==> inputs of wip/maple <==
==> flow/design.v <==
module fpadd (
    clk, reset, start,
    a, b,
    sum, 
    done
);
    input clk, reset, start;
    input [31:0] a, b;
    output [31:0] sum;
    output done;
    reg sign_a, sign_b, sign_r;
    reg [7:0] exp_a, exp_b, exp_r;
	reg [25:0] mant_a, mant_b;
    reg [25:0] mant_r;
	reg [31:0] sum;  
	reg done;
    reg [23:0] mant_sum;
    parameter IDLE = 3'b000;
    parameter SIGN = 3'b001;
    parameter SHIFT = 3'b010;
    parameter ADD = 3'b011;
	parameter RESSIGN = 3'b100;
    parameter NORM = 3'b101;
    parameter SEARCH = 3'b110;
	parameter FIN = 3'b111;
    reg[2:0] pres_state;
	always @(posedge clk) begin
	    if(reset) begin
			exp_a <= 0; exp_b <= 0; exp_r <= 0;
			mant_a <= 0; mant_b <= 0; mant_r <= 0;
			sign_a <= 0; sign_b <= 0; sign_r <= 0;
			done <= 0; sum <= 0; mant_sum <= 0;
    	end
    	else if(start) begin
	    	sign_a <= a[31];
	    	sign_b <= b[31];
			exp_a <= a[30:23];
			exp_b <= b[30:23];
			mant_a <= {3'b001, a[22:0]};  
			mant_b <= {3'b001, b[22:0]};  
	    	done <= 0;
	    	pres_state <= IDLE;
	    end
	    else begin
	    	case(pres_state)
			IDLE:  
	    	begin
		    	if ((exp_a == 8'b0) && (mant_a[22:0] == 22'b0 && mant_a[23] == 1'b1)) begin
					sum <= {sign_b, exp_b, mant_b[22:0]};
					done <= 1;
					pres_state <= FIN;
		    	end
	    		else if ((exp_b == 8'b0) && (mant_b[22:0] == 22'b0 && mant_b[23] == 1'b1)) begin
					sum <= {sign_a, exp_a, mant_a[22:0]};
					done <= 1;
					pres_state <= FIN;
		    	end
				else if (exp_a == 8'b11111111) begin
					sum <= {sign_a, exp_a, mant_a[22:0]};
					done <= 1;
					pres_state <= FIN;
				end
				else if (exp_b == 8'b11111111) begin
					sum <= {sign_b, exp_b, mant_b[22:0]};
					done <= 1;
					pres_state <= FIN;
				end
				else begin
					pres_state <= SIGN;
				end
			end	
			SIGN:  
			begin
				if (sign_a) begin
					mant_a <= ~mant_a + 1;
				end	
				if (sign_b) begin
					mant_b <= ~mant_b + 1;
				end	
				pres_state <= SHIFT;
			end
			SHIFT:  
			begin
				if(exp_a > exp_b) begin
					mant_b <= {sign_b, mant_b[25:1]};  
					exp_b <= exp_b + 1;
					exp_r <= exp_a;
				end
				else if(exp_a < exp_b) begin
					mant_a <= {sign_a, mant_a[25:1]};  
					exp_a <= exp_a + 1;
					exp_r <= exp_b;
				end
				else
					exp_r <= exp_a;
				pres_state <= (exp_a == exp_b) ? ADD : pres_state;
			end
			ADD:  
			begin
				mant_r <= mant_a + mant_b;
				pres_state <= RESSIGN;
			end
			RESSIGN:  
			begin
				if (mant_r[25] == 1) begin
					sign_r <= 1;
					mant_r <= -mant_r;
				end else begin
					sign_r <= 0;
				end
				pres_state <= NORM;
			end
			NORM:  
			begin
				if (mant_r == 0) begin
					exp_r <= 0;
					pres_state <= FIN;
				end else if ((mant_r[24] == 0) && (mant_r[23] == 1)) begin
					pres_state <= FIN;
				end else if (mant_r[24] == 1) begin
					mant_r <= mant_r >> 1;
					exp_r  <= exp_r + 1;
					pres_state <= FIN;
				end else
					pres_state <= SEARCH;
			end
			SEARCH:  
			begin
				if(mant_r[23] != 1) begin
					mant_r <= mant_r << 1;
					exp_r  <= exp_r - 1;
					pres_state <= SEARCH;
				end else
					pres_state <= FIN;
			end
			FIN:
			begin
				if (!done) begin
					sum <= {sign_r, exp_r, {mant_r[22:0]}};
					done <= 1;
				end
			end
			endcase
	    end
	end
endmodule
==> flow/run.sh <==
#!/bin/bash
# the make line also repeats each setting of config.mk as NAME=value (left out here)
make -C /OpenROAD-flow-scripts/flow DESIGN_CONFIG=/design/flow/config.mk WORK_HOME=/design/flow/orfs CLKGATE_MAP_FILE= finish
==> flow/config.mk <==
export PLATFORM = sky130hd
export DESIGN_NAME = fpadd
export DESIGN_NICKNAME = fpadd
export VERILOG_FILES = /design/flow/design.v
export SDC_FILE = /design/flow/constraint.sdc
export NUM_CORES = 4
export LEC_CHECK = 0
export ABC_AREA = 0
export CAP_MARGIN = 0
export CORE_MARGIN = 2
export CORE_UTILIZATION = 72
export CTS_CLUSTER_DIAMETER = 373
export CTS_CLUSTER_SIZE = 100
export SLEW_MARGIN = 20
export TNS_END_PERCENT = 5
==> flow/constraint.sdc <==
create_clock -name core_clock -period 2.49 [get_ports {clk}]
set_input_delay 0.4980 -clock core_clock [delete_from_list [all_inputs] [get_ports {clk}]]
set_output_delay 0.4980 -clock core_clock [all_outputs]
set_load 0.01 [all_outputs]
==> inputs of wip/cedar, as changes to wip/maple <==
Settings changed: CAP_MARGIN 0 to 20, CORE_UTILIZATION 72 to 70, CTS_CLUSTER_DIAMETER 373 to not set, CTS_CLUSTER_SIZE 100 to 23, TNS_END_PERCENT 5 to not set.
==> flow/constraint.sdc (replaced) <==
create_clock -name core_clock -period 2.06 [get_ports {clk}]
set_input_delay 0.4120 -clock core_clock [delete_from_list [all_inputs] [get_ports {clk}]]
set_output_delay 0.4120 -clock core_clock [all_outputs]
set_load 0.01 [all_outputs]
==> impl_metrics.py <==
# Generated from Yosys and OpenROAD reports
metrics = {
    "run_status": {
        "outcome": "stopped before the end",
        "stop_stage": "clock tree synthesis",
        "tool.error": "[ERROR DPL-0038] Utilization greater than 100%, impossible to legalize",
    },
    "placement": {
        "globalplace.congestion": 1.04,
        "dp_cells": 1978,
        "placed_area_um2": 14700,
    },
    "synth": {
        "ys_sh_xor_pct": 3.92,
    },
    "floorplanning": {
        "core_area_um2": 15300,
        "die-height_um": 129,
        "die-area_um2": 16600,
        "initial_core_util_pct": 71.7,
    },
}
That was wip/cedar.
==> impl_metrics.py <==
# Generated from Yosys and OpenROAD reports
metrics = {
    "run_status": {
        "tool.error": "[ERROR GRT-0232] Routing congestion too high. Check the congestion heatmap in the GUI.",
        "outcome": "stopped before the end",
        "stop_stage": "global routing",
    },
    "floorplanning": {
        "core_area_um2": 15000,
        "initial_core_util_pct": 72.7,
    },
    "placement": {
        "globalplace.congestion": 1.03,
        "placed_area_um2": 13200,
    },
    "synth": {
        "ys_sh_xor_pct": 3.92,
    },
}
That was wip/maple.

* * *

==> run a <==
Starts from the design.v that is shown in full above.
export LEC_CHECK = 0
export ABC_AREA = 0
export CAP_MARGIN = 20
export CORE_MARGIN = 2
export CORE_UTILIZATION = 69
export CTS_CLUSTER_SIZE = 73
export HOLD_SLACK_MARGIN = -0.08
export SETUP_SLACK_MARGIN = 0.44
export SLEW_MARGIN = 20
export TNS_END_PERCENT = 5
create_clock -name core_clock -period 2.67 [get_ports {clk}]
run.sh (not shown) runs the stock make flow with config.mk's settings and CLKGATE_MAP_FILE=.
==> run b: changes against run a <==
==> flow/config.mk (replaced) <==
export PLATFORM = sky130hd
export DESIGN_NAME = fpadd
export DESIGN_NICKNAME = fpadd
export VERILOG_FILES = /design/flow/design.v
export SDC_FILE = /design/flow/constraint.sdc
export NUM_CORES = 4
export LEC_CHECK = 0
export CAP_MARGIN = 20
export CORE_MARGIN = 2
export CORE_UTILIZATION = 62
export SLEW_MARGIN = 20
==> flow/constraint.sdc (replaced) <==
create_clock -name core_clock -period 3.12 [get_ports {clk}]
set_input_delay 0.6240 -clock core_clock [delete_from_list [all_inputs] [get_ports {clk}]]
set_output_delay 0.6240 -clock core_clock [all_outputs]
set_load 0.01 [all_outputs]
==> results.tsv <==
metric	value	unit
grt_use_met1	76.6	%
core	15700	µm²
grt_overflow	1	
cts_resized	160	
status	did not finish	
fp-utilization	69.6	%
dp_hpwl	28300	µm
lastStage	global routing	
error_line	[ERROR GRT-0232] Routing congestion too high. Check the congestion heatmap in the GUI.	
-- figures above: run a

==> results.tsv <==
metric	value	unit
core	17300	µm²
fp-utilization	63.2	%
ys_top_cells_by_count	145 x dfxtp_1, 129 x nand2_1, 125 x nor2_1	
cts_resized	0	
dp_hpwl	26800	µm
status	finished clean	
grt_use_met1	57.2	%
-- figures above: run b


* * *

==> inputs of ember <==
// fpadd: RTL as listed in full above, without the edits since
make LEC_CHECK=0 CAP_MARGIN=20 CORE_MARGIN=2 CORE_UTILIZATION=40 SLEW_MARGIN=20 finish   # period 3.66 ns
==> quartz (differences from ember) <==
Settings changed: ABC_AREA set to 0, CORE_UTILIZATION 40 to 70, CTS_CLUSTER_SIZE set to 37, SETUP_SLACK_MARGIN set to 0.3.
==> flow/constraint.sdc (replaced) <==
create_clock -name core_clock -period 2.51 [get_ports {clk}]
set_input_delay 0.5020 -clock core_clock [delete_from_list [all_inputs] [get_ports {clk}]]
set_output_delay 0.5020 -clock core_clock [all_outputs]
set_load 0.01 [all_outputs]
==> onyx (differences from ember) <==
Settings changed: CORE_UTILIZATION 40 to 72, PLACE_DENSITY set to 0.67.
==> flow/constraint.sdc (replaced) <==
create_clock -name core_clock -period 4.08 [get_ports {clk}]
set_input_delay 0.8160 -clock core_clock [delete_from_list [all_inputs] [get_ports {clk}]]
set_output_delay 0.8160 -clock core_clock [all_outputs]
set_load 0.01 [all_outputs]
==> harbor (differences from ember) <==
Settings changed: CELL_PAD_IN_SITES_DETAIL_PLACEMENT set to 1, CORE_MARGIN 2 to 7, CTS_CLUSTER_DIAMETER set to 393, MIN_ROUTING_LAYER set to met2, PLACE_DENSITY set to 0.46, SETUP_SLACK_MARGIN set to 0.85, SLEW_MARGIN 20 to 5.
==> flow/constraint.sdc (replaced) <==
create_clock -name core_clock -period 5.0 [get_ports {clk}]
set_input_delay 1.0000 -clock core_clock [delete_from_list [all_inputs] [get_ports {clk}]]
set_output_delay 1.0000 -clock core_clock [all_outputs]
set_load 0.01 [all_outputs]
==> reports/notes.md <==
TritonCTS reports the number of clock sinks as 146. According to the timing report, the critical path is launched from mant_a[1]. In this run the worst path has a maximum fanout of 29.

The routed length on met1 was 0 µm; the die height was 179 µm. TritonRoute reported its final design rule violation total as 0. The fraction of area in clock buffers and inverters works out to 0.0455. The quantity of gates resized following cts is 0, and the number of antenna repair diodes is 4. The flow ran to the end and the layout has no timing, DRC or antenna violations.
[end of results for harbor]
==> reports/notes.md <==
The tool reported: "[ERROR DPL-0038] Utilization greater than 100%, impossible to legalize". The number of nets in the synthesized netlist is 1,582. The async set or reset register ratio after synthesis is 0, and the register bit total from synthesis is 146.

The cell type with the highest aggregate area in the netlist was sky130_fd_sc_hd__dfxtp_1. Per the OpenROAD floorplan log, the height of the die is 129 µm. The region available for standard cell placement spans 15,300 µm².

Portion of netlist area occupied by mux cells: 0.0227. Fraction of the core area occupied by cells at floorplan: 0.717. The run stopped with a tool error. The sequential share of the synthesized area was 0.268. It got as far as 4_1_cts and failed there.
[end of results for quartz]
==> reports/notes.md <==
The run gives 0.0457 for the fraction of area in clock buffers and inverters. Of all nets on the critical path, the largest fanout is 24. Post-CTS repair changed the size of 0 cells. The run finished with no timing, DRC or antenna violations. The post-route report lists met1 wire length as 17,700 µm. The die height was 169 µm. For the DRC violations left, the log shows 0. According to the CTS report, the clock sink count is 146. For this run, the script counts the antenna cells in the layout as 0.
[end of results for ember]
==> reports/notes.md <==
In the per-layer breakdown of the detailed-route log, met1 shows 14,300 µm. Antenna repair during routing inserted a diode count of 0. The top fanout value on the critical path was 30.

OpenSTA lists the critical path startpoint as mant_b[1]. The flow ran to the end and the layout has no timing, DRC or antenna violations. The vertical die dimension reported for this design is 127 µm. The clock tree has to reach 146 sinks. The run gives 0 as the DRC violations left.
[end of results for onyx]
